## main
## neural_pipeline_top
module neural_pipeline_top (
    input wire clk,
    input wire rst,
    input wire signed [15:0] raw_in,
    output wire signed [15:0] vel_out
);
Settings: LEC_CHECK=0, ABC_AREA=1, CAP_MARGIN=20, CORE_MARGIN=7, CORE_UTILIZATION=44, CTS_CLUSTER_SIZE=100, SLEW_MARGIN=20, TNS_END_PERCENT=20; clock period 25.0 ns.
run.sh (not shown) runs the stock make flow with config.mk's settings and CLKGATE_MAP_FILE=.
Both conditions hold for main: the flow ran to the end and the final layout passed the timing, design-rule and antenna checks.
What the feature branch does differently from main at the input level:
# main
export LEC_CHECK = 0
export ABC_AREA = 1
export CAP_MARGIN = 20
export CORE_MARGIN = 7
export CORE_UTILIZATION = 44
export CTS_CLUSTER_SIZE = 100
export SLEW_MARGIN = 20
export TNS_END_PERCENT = 20
create_clock -name core_clock -period 25.0 [get_ports {clk}]
# the feature branch
export LEC_CHECK = 0
export CAP_MARGIN = 20
export CORE_MARGIN = 2
export CORE_UTILIZATION = 48
export GPL_TIMING_DRIVEN = 0
export HOLD_SLACK_MARGIN = -0.04
export MAX_ROUTING_LAYER = met4
export SLEW_MARGIN = 30
export TNS_END_PERCENT = 10
create_clock -name core_clock -period 25.0 [get_ports {clk}]
### Flow results
Comparing main and the feature branch, non-clock buffer count in the final layout is higher on the feature branch.
The feature branch vs main: area growth from synthesis to final layout up in the feature branch


job 8571:
The RTL this note starts from:
==> flow/design.v <==
`timescale 1ns / 1ps
module iir_filter (
    input wire clk,
    input wire rst,
    input wire signed [15:0] x_in,
    output reg signed [15:0] y_out
);
    localparam signed [39:0] B0 =  3947;
    localparam signed [39:0] B1 = -7894;
    localparam signed [39:0] B2 =  3947;
    localparam signed [39:0] A2 = -7891; 
    localparam signed [39:0] A3 =  3801;
    reg signed [39:0] z1;
    reg signed [39:0] z2;
    wire signed [39:0] x_ext;
    wire signed [39:0] b0_x, b1_x, b2_x;
    wire signed [39:0] a2_y, a3_y;
    wire signed [39:0] y_acc;
    assign x_ext = {{24{x_in[15]}}, x_in};
    assign b0_x = x_ext * B0;
    assign b1_x = x_ext * B1;
    assign b2_x = x_ext * B2;
    assign y_acc = b0_x + z1;
    reg signed [15:0] y_comb;
    wire signed [39:0] y_scaled = y_acc >>> 12; 
    always @(*) begin
        if (y_scaled > 32767)      
            y_comb = 32767;
        else if (y_scaled < -32768) 
            y_comb = -32768;
        else                        
            y_comb = y_scaled[15:0];
    end
    wire signed [39:0] y_comb_ext = {{24{y_comb[15]}}, y_comb};
    assign a2_y = y_comb_ext * A2;
    assign a3_y = y_comb_ext * A3;
    always @(posedge clk) begin
        if (rst) begin
            y_out <= 0;
            z1 <= 0;
            z2 <= 0;
        end else begin
            y_out <= y_comb;
            z1 <= b1_x - a2_y + z2;
            z2 <= b2_x - a3_y;
        end
    end
endmodule
`timescale 1ns / 1ps
module threshold_estimator (
    input wire clk,
    input wire rst,
    input wire signed [15:0] data_in,
    output reg signed [15:0] threshold
);
    reg signed [15:0] abs_data;
    always @(*) begin
        if (data_in == -16'd32768) abs_data = 16'd32767;
        else abs_data = (data_in < 0) ? -data_in : data_in;
    end
    localparam K = 14; 
    reg signed [31:0] accumulator;
    always @(posedge clk) begin
        if (rst) begin
            accumulator <= 0;
            threshold <= 0;
        end else begin
            accumulator <= accumulator - (accumulator >>> K) + abs_data;
            threshold <= -(((accumulator >>> K) * 45) >>> 3);
        end
    end
endmodule
`timescale 1ns / 1ps
module spike_detect (
    input wire clk,
    input wire rst,
    input wire signed [15:0] data_in,
    input wire signed [15:0] threshold,
    output reg spike_out
);
    localparam integer LOCKOUT = 20;
    localparam signed [15:0] SATURATION_NEG = -16'd30000;
    reg [4:0] timer;
    always @(posedge clk) begin
        if (rst) begin
            spike_out <= 0;
            timer <= 0;
        end else begin
            spike_out <= 0;
            if (timer > 0) begin
                timer <= timer - 1;
            end else begin
                if ((data_in < threshold) && (data_in > SATURATION_NEG)) begin
                    spike_out <= 1;
                    timer <= LOCKOUT;
                end
            end
        end
    end
endmodule
`timescale 1ns / 1ps
module velocity_decoder (
    input wire clk,
    input wire rst,
    input wire bin_strobe,  
    input wire signed [15:0] bin_count,  
    output reg signed [15:0] velocity  
);
    localparam signed [15:0] M1 = 16'd3891;  
    localparam signed [15:0] M2 = 16'd819;  
    localparam signed [15:0] MAX_VEL = 16'd20480; 
    localparam signed [15:0] MIN_VEL = -16'd20480;
    reg signed [31:0] term1;  
    reg signed [31:0] term2;  
    reg signed [31:0] sum;  
    always @(posedge clk) begin
        if (rst) begin
            velocity <= 0;
        end else if (bin_strobe) begin
            term1 = velocity * M1; 
            term2 = (bin_count * M2) <<< 12;
            sum = term1 + term2;
            if ((sum >>> 12) > MAX_VEL) 
                velocity <= MAX_VEL;
            else if ((sum >>> 12) < MIN_VEL)
                velocity <= MIN_VEL;
            else
                velocity <= sum >>> 12;
        end
    end
endmodule
`timescale 1ns / 1ps
module neural_pipeline_top (
    input wire clk,
    input wire rst,
    input wire signed [15:0] raw_in,
    output wire signed [15:0] vel_out
);
    wire signed [15:0] filt_out;
    wire spike_pulse_raw;  
    reg spike_pulse_safe;  
    wire signed [15:0] auto_threshold;
    reg [17:0] warmup_cnt; 
    always @(posedge clk) begin
        if (rst) begin
            warmup_cnt <= 0;
            spike_pulse_safe <= 0;
        end else begin
            if (warmup_cnt < 150000) 
                warmup_cnt <= warmup_cnt + 1;
            if (warmup_cnt == 150000) 
                spike_pulse_safe <= spike_pulse_raw;
            else 
                spike_pulse_safe <= 0;
        end
    end
    reg [10:0] bin_timer;
    reg bin_strobe;
    reg signed [15:0] bin_accumulator;
    reg signed [15:0] current_bin_count;
    iir_filter u_filter (
        .clk(clk),
        .rst(rst),
        .x_in(raw_in),
        .y_out(filt_out)
    );
    threshold_estimator u_thresh_gen (
        .clk(clk),
        .rst(rst),
        .data_in(filt_out),
        .threshold(auto_threshold)
    );
    spike_detect u_detect (
        .clk(clk),
        .rst(rst),
        .data_in(filt_out),
        .threshold(auto_threshold), 
        .spike_out(spike_pulse_raw) 
    );
    always @(posedge clk) begin
        if (rst) begin
            bin_timer <= 0;
            bin_accumulator <= 0;
            current_bin_count <= 0;
            bin_strobe <= 0;
        end else begin
            bin_strobe <= 0;
            if (spike_pulse_safe)
                bin_accumulator <= bin_accumulator + 1;
            if (bin_timer == 1499) begin
                bin_timer <= 0;
                current_bin_count <= bin_accumulator;
                bin_accumulator <= 0;
                bin_strobe <= 1;
            end else begin
                bin_timer <= bin_timer + 1;
                bin_strobe <= 0;
            end
        end
    end
    velocity_decoder u_decoder (
        .clk(clk),
        .rst(rst),
        .bin_strobe(bin_strobe),
        .bin_count(current_bin_count),
        .velocity(vel_out)
    );
endmodule
clock: 11.1 ns
lec_check: 0
cap_margin: 20
core_margin: 2
core_utilization: 64
cts_cluster_diameter: 400
slew_margin: 20
Final checks on job 8571, whose flow otherwise completed, came back failing, citing setup timing.
#### Input delta (job 9405 over job 8571)
Settings: CORE_UTILIZATION: 64 -> 40; CTS_CLUSTER_DIAMETER: 400 -> unset; the clock period (ns, I/O delays scaled along): 11.1 -> 25.0.
Findings:
- Job 9405 finished every stage and its layout cleared the timing, design-rule and antenna checks.
- Sort job 8571 and job 9405 by total number of vias, descending, and job 8571 comes first.
- Summary of job 9405 over job 8571: total setup violations reported at the end of the flow lost 67, total die size saw an increase, number of standard cells reported by yosys roughly the same, ratio of final minimum period to clock period saw a decrease.
- Highest routing layer actually used: met4 -> job 8571, met5 -> job 9405
- Final area was lower in the run labelled job 9405.
#### Input delta (job 5611 over job 9405)
Settings: CORE_UTILIZATION changed from 40 to 50; ABC_AREA newly set to 1; CTS_CLUSTER_DIAMETER newly set to 111; CORE_ASPECT_RATIO newly set to 1.97; CORE_MARGIN changed from 2 to 3.
## What came out
Synthesized area (job 5611 vs. job 9405) increases by a few percent
Job 5611 vs job 9405, count of mapped cells out of synthesis went up by about 20%.
Job 5611 vs job 9405, number of cells in Yosys stat went up by about 20%.
Summary of the comparison: area growth from synthesis to layout is lower in job 5611, relative to job 9405.
Routed wire length on met2, job 5611 vs job 9405: up by more than half
The area of the chip of job 5611 was superior to that of job 9405.
From job 9405 to job 5611 the numbers moved as follows: critical path depth dropped about 1.6%, global-route wire length before repair higher.
Relative to job 5611, the following input files were edited for job 814:
Settings: a change of CORE_UTILIZATION from 50 to 19; a change of ABC_AREA from 1 to 0.
Findings:
From job 5611 to job 814, cell depth of the worst min-delay path did not move at all. ~same clock network area share in job 814 and job 5611. Critical path capture point = u_filter.z1[33]: job 5611; critical path capture point = u_filter.z1[29]: job 814. Delta (job 814 minus job 5611): cell count now larger.
